==> umber <==
==> flow/design.v <==
`timescale 1ns / 1ps
module cla_slice_part(g,p,a,b);
 input a, b;
 output g;  
 output p;  
 assign g = a & b;
 assign p = a ^ b;
endmodule
module CarryPropagateGenerateUnit( g,p,a,b);
	input  [15:0] a,b;
	output [15:0] g,p;
	cla_slice_part s0(g[0],p[0],a[0],b[0]);
	cla_slice_part s1(g[1],p[1],a[1],b[1]);
	cla_slice_part s2(g[2],p[2],a[2],b[2]);
	cla_slice_part s3(g[3],p[3],a[3],b[3]);
	cla_slice_part s4(g[4],p[4],a[4],b[4]);
	cla_slice_part s5(g[5],p[5],a[5],b[5]);
	cla_slice_part s6(g[6],p[6],a[6],b[6]);
	cla_slice_part s7(g[7],p[7],a[7],b[7]);
	cla_slice_part s8(g[8],p[8],a[8],b[8]);
	cla_slice_part s9(g[9],p[9],a[9],b[9]);
	cla_slice_part s10(g[10],p[10],a[10],b[10]);
	cla_slice_part s11(g[11],p[11],a[11],b[11]);
	cla_slice_part s12(g[12],p[12],a[12],b[12]);
	cla_slice_part s13(g[13],p[13],a[13],b[13]);
	cla_slice_part s14(g[14],p[14],a[14],b[14]);
	cla_slice_part s15(g[15],p[15],a[15],b[15]);
endmodule
module SixteenBitSummationUnit(sum,p,carry,cin);
  input [14:0] carry;
  input cin;
  input [15:0] p;
  output [15:0] sum;
  assign sum[0] = p[0] ^ cin;
  assign sum[1] = p[1] ^ carry[0];
  assign sum[2] = p[2] ^ carry[1];
  assign sum[3] = p[3] ^ carry[2];
  assign sum[4] = p[4] ^ carry[3];
  assign sum[5] = p[5] ^ carry[4];
  assign sum[6] = p[6] ^ carry[5];
  assign sum[7] = p[7] ^ carry[6];
  assign sum[8] = p[8] ^ carry[7];
  assign sum[9] = p[9] ^ carry[8];
  assign sum[10] = p[10] ^ carry[9];
  assign sum[11] = p[11] ^ carry[10];
  assign sum[12] = p[12] ^ carry[11];
  assign sum[13] = p[13] ^ carry[12];
  assign sum[14] = p[14] ^ carry[13];
  assign sum[15] = p[15] ^ carry[14];
endmodule
module four_bit_block_cla(P,G,carry,p,g,cin);
	input [3:0] p,g;
	input cin;
	output [2:0] carry;
	output P,G;
	assign	carry[0] = 	g[0] |
											cin & p[0];
	assign	carry[1] =  g[1] |
											g[0] & p[1] |
											cin  &  p[0] & p[1];
	assign	carry[2] =  g[2] |
											g[1] & p[2] |
											g[0] & p [1] & p[2] |
											cin  & p[0] & p[1] & p[2];
	assign	P = p[0] & p[1] & p[2] & p[3];
	assign	G = g[3] | 
							g[2] & p[3] |
							g[1] & p[2] & p[3] |
							g[0] & p[1] & p[2] & p[3];
endmodule
module cla_16_two_level(sum,cout,a,b,cin);
	input [15:0] a, b;
	input cin;
	output [15:0] sum;
	output  cout;
	wire [15:0]   g, p,carry;  
	wire [3:0]  G,P;
	assign carry[3]  = G[0] | cin & P[0];
	assign carry[7]  = G[1] | G[0] & P[1] | cin & P[0] & P[1]; 
	assign carry[11] = G[2] |
										 G[1] & P[2] |
										 G[0] & P[1] & P[2] | 
										 cin  & P[0] & P[1] & P[2];
	assign cout = G[3] |
								G[2] & P[3] |
								G[1] & P[2] & P[3] |
								G[0] & P[1] & P[2] & P[3] |
								cin   & P[0] & P[1] & P[2] & P[3];
	CarryPropagateGenerateUnit   CPGU( g,p,a,b);
	four_bit_block_cla FBBC0(P[0],G[0],carry[2:0],p[3:0],g[3:0],cin);     
	four_bit_block_cla FBBC1(P[1],G[1],carry[6:4],p[7:4],g[7:4],carry[3]);   
	four_bit_block_cla FBBC2(P[2],G[2],carry[10:8],p[11:8],g[11:8],carry[7]);
	four_bit_block_cla FBBC3(P[3],G[3],carry[14:12],p[15:12],g[15:12],carry[11]); 
	SixteenBitSummationUnit TTBSU(sum,p,carry[14:0],cin);
endmodule
`timescale 1ns / 1ps
module xnew2(
	output reg [15:0] x,
	input [15:0] x0,
	input [15:0] y,
	input cin,
	input reset,
	input stop,
	input clk
	);
	wire [15:0] sum,a,b;
	wire cout;	 
	cla_16_two_level alu(sum,cout,a,b,cin);
	assign a=x;
	assign b=cin?(~y):y;
	always @(posedge clk)
	begin
		if(reset)
		begin
			x<=x0;
		end
		else
		begin
			if(!stop)
			begin
				x<=sum;
			end
			else
			begin
				x<=x;
			end
		end
	end
endmodule
`timescale 1ns / 1ps
module ynew2(
	output reg [15:0] y,
	input [15:0] y0,
	input [15:0] x,
	input cin,
	input reset,
	input stop,
	input clk
	);
	wire [15:0] sum,a,b;
	wire cout;	 
	cla_16_two_level alu(sum,cout,a,b,cin);
	assign a=y;
	assign b=cin?(~x):x;
	always @(posedge clk)
	begin
		if(reset)
		begin
			y<=y0;
		end
		else
		begin
			if(!stop)
			begin
				y<=sum;
			end
			else
			begin
				y<=y;
			end
		end	
	end
endmodule
`timescale 1ns / 1ps
module znew2(
	output reg [15:0] z,
	output zsign,
	input [15:0] z0,
	input [15:0] zrom,
	input cin,
	input reset,
	input stop,
	input clk
	);
	wire [15:0] sum,a,b;
	wire cout;	 
	cla_16_two_level alu(sum,cout,a,b,cin);
	assign a=z;
	assign b=cin?(~zrom):zrom;
	always @(posedge clk)
	begin
		if(reset)
		begin
			z<=z0;
		end
		else
		begin
			if(!stop)
				z<=sum;
			else
				z<=z;
		end	
	end
	assign zsign=z[15];
endmodule
`timescale 1ns / 1ps
module datapathnew2(
	output [15:0] x,
	output [15:0] y,
	input [15:0] z0,
	input [3:0] i,
	input reset,
	input stop,
	input clk
	); 
	parameter xinit=16'b0010_0110_1101_1101;	 
	parameter yinit=16'b0;
	reg [15:0] zrom_q;
	wire [15:0] xval,yval,zval;
	wire [15:0] x0,y0;
	wire [15:0] z;
	wire zsign;
	always @(*)
	begin
		case(i)
			4'd0: zrom_q=16'b0011_0010_0100_0011;
			4'd1: zrom_q=16'b0001_1101_1010_1100;
			4'd2: zrom_q=16'b0000_1111_1010_1101;
			4'd3: zrom_q=16'b0000_0111_1111_0101;
			4'd4: zrom_q=16'b0000_0011_1111_1110;
			4'd5: zrom_q=16'b0000_0001_1111_1111;
			4'd6: zrom_q=16'b0000_0000_1111_1111;
			4'd7: zrom_q=16'b0000_0000_0111_1111;
			4'd8: zrom_q=16'b0000_0000_0011_1111;
			4'd9: zrom_q=16'b0000_0000_0001_1111;
			4'd10: zrom_q=16'b0000_0000_0000_1111;
			4'd11: zrom_q=16'b0000_0000_0000_0111;
			4'd12: zrom_q=16'b0000_0000_0000_0011;
			4'd13: zrom_q=16'b0000_0000_0000_0001;
			4'd14: zrom_q=16'b0;
			4'd15: zrom_q=16'b0;
			default: zrom_q=16'b0;
		endcase
	end
	xnew2 xmod(x,x0,yval,xcin,reset,stop,clk);
	ynew2 ymod(y,y0,xval,ycin,reset,stop,clk);
	znew2 zmod(z,zsign,z0,zval,zcin,reset,stop,clk);
	assign x0=xinit;
	assign y0=yinit;
	assign xval=$signed(x)>>>i;
	assign yval=$signed(y)>>>i;
	assign zval=zrom_q;
	assign xcin=zsign?1'b0:1'b1;
	assign ycin=zsign?1'b1:1'b0;
	assign zcin=zsign?1'b0:1'b1;
endmodule
`timescale 1ns / 1ps
module cordic_sincos(
	input clk,
	input rst,
	input start,
	input [15:0] z0,
	output ready,
	output reg done,
	output [15:0] x,
	output [15:0] y
	);
	reg busy;
	reg [3:0] cnt;
	wire load;
	assign ready = ~busy;
	assign load = rst | (start & ~busy);
	always @(posedge clk)
	begin
		if(rst)
		begin
			busy <= 1'b0;
			cnt <= 4'd0;
			done <= 1'b0;
		end
		else
		begin
			done <= 1'b0;
			if(!busy)
			begin
				cnt <= 4'd0;
				if(start)
					busy <= 1'b1;
			end
			else
			begin
				cnt <= cnt + 4'd1;
				if(cnt == 4'd15)
				begin
					busy <= 1'b0;
					done <= 1'b1;
				end
			end
		end
	end
	datapathnew2 dp(x,y,z0,cnt,load,~busy,clk);
endmodule
==> flow/run.sh <==
#!/bin/bash
# the make line also repeats each setting of config.mk as NAME=value (left out here)
make -C /OpenROAD-flow-scripts/flow DESIGN_CONFIG=/design/flow/config.mk WORK_HOME=/design/flow/orfs CLKGATE_MAP_FILE= finish
==> flow/config.mk <==
export PLATFORM = sky130hd
export DESIGN_NAME = cordic_sincos
export DESIGN_NICKNAME = cordic_sincos
export VERILOG_FILES = /design/flow/design.v
export SDC_FILE = /design/flow/constraint.sdc
export NUM_CORES = 4
export LEC_CHECK = 0
export ABC_AREA = 1
export CAP_MARGIN = 0
export CELL_PAD_IN_SITES_GLOBAL_PLACEMENT = 0
export CORE_ASPECT_RATIO = 0.92
export CORE_MARGIN = 2
export CORE_UTILIZATION = 72
export CTS_CLUSTER_DIAMETER = 28
export CTS_CLUSTER_SIZE = 86
export GPL_TIMING_DRIVEN = 1
export MIN_ROUTING_LAYER = met1
export PLACE_DENSITY_LB_ADDON = 0.3
export SETUP_SLACK_MARGIN = 0.45
export SLEW_MARGIN = 20
export TNS_END_PERCENT = 95
==> flow/constraint.sdc <==
create_clock -name core_clock -period 3.64 [get_ports {clk}]
set_input_delay 0.7280 -clock core_clock [delete_from_list [all_inputs] [get_ports {clk}]]
set_output_delay 0.7280 -clock core_clock [all_outputs]
set_load 0.01 [all_outputs]
==> garnet (differences from umber) <==
- ABC_AREA: 1 -> unset
- CAP_MARGIN: 0 -> 40
- CELL_PAD_IN_SITES_GLOBAL_PLACEMENT: 0 -> unset
- CORE_ASPECT_RATIO: 0.92 -> unset
- CTS_CLUSTER_DIAMETER: 28 -> unset
- CTS_CLUSTER_SIZE: 86 -> unset
- GPL_TIMING_DRIVEN: 1 -> unset
- MIN_ROUTING_LAYER: met1 -> unset
- PLACE_DENSITY_LB_ADDON: 0.3 -> unset
- SETUP_SLACK_MARGIN: 0.45 -> 1.01
- TNS_END_PERCENT: 95 -> unset
==> flow/constraint.sdc (replaced) <==
create_clock -name core_clock -period 3.98 [get_ports {clk}]
set_input_delay 0.7960 -clock core_clock [delete_from_list [all_inputs] [get_ports {clk}]]
set_output_delay 0.7960 -clock core_clock [all_outputs]
set_load 0.01 [all_outputs]
==> cedar (differences from umber) <==
- CELL_PAD_IN_SITES_GLOBAL_PLACEMENT: 0 -> unset
- CORE_ASPECT_RATIO: 0.92 -> unset
- CTS_CLUSTER_DIAMETER: 28 -> 197
- CTS_CLUSTER_SIZE: 86 -> unset
- GPL_TIMING_DRIVEN: 1 -> unset
- MIN_ROUTING_LAYER: met1 -> unset
- PLACE_DENSITY_LB_ADDON: 0.3 -> 0.25
- SETUP_SLACK_MARGIN: 0.45 -> -0.26
- TNS_END_PERCENT: 95 -> unset
==> flow/constraint.sdc (replaced) <==
create_clock -name core_clock -period 2.99 [get_ports {clk}]
set_input_delay 0.5980 -clock core_clock [delete_from_list [all_inputs] [get_ports {clk}]]
set_output_delay 0.5980 -clock core_clock [all_outputs]
set_load 0.01 [all_outputs]
==> summary of the runs <==
- cedar did not get past global routing, error DPL-0038. umber went through all stages and came out clean. garnet finished with setup timing left.
- In garnet the critical path depth is lower than in umber, by 1.
- Against umber, the clock skew of garnet is higher by 0.0037 ns.
- Against garnet, the non-clock buffer count of umber is lower by 63.
- In umber the register-to-register slack is better than in garnet, by 0.42 ns.
- In umber the count of clock-buffer cells in the layout is higher than in garnet, by 2.
==> figures <==
quantity                                                                       garnet                   cedar                       umber
Power share of the sequential group                                             0.186                       -                       0.222
Termination of the worst setup path                        dp.xmod.x[11]$_SDFFE_PP0P_                       -  dp.ymod.y[12]$_SDFFE_PP0P_
Tot Pwr                                                                       5908 uW                       -                     4942 uW
Area used by sequential logic in the layout                            0.001526 sq mm                       -              0.001526 sq mm
Area of placed instances                                               0.007228 sq mm          0.007699 sq mm              0.006838 sq mm
Final weighted congestion in routability-driven placement                      0.9502                   1.080                      0.9340
Stages on worst setup path                                                         18                       -                          19
Initial DRT Pass Iterations                                                         8                       -                           6
Run status                                                 complete, but fails checks  stopped before the end    timing/DRC/antenna clean
Failing step                                                                        -          global routing                           -
Layout check failures                                                    setup timing                       -                           -
Worst Skew                                                                 0.01225 ns                       -                 0.008590 ns
Worst hold slack across all endpoints                                       0.5487 ns                       -                   0.5681 ns
Power is estimated from default activity; no workload was simulated.
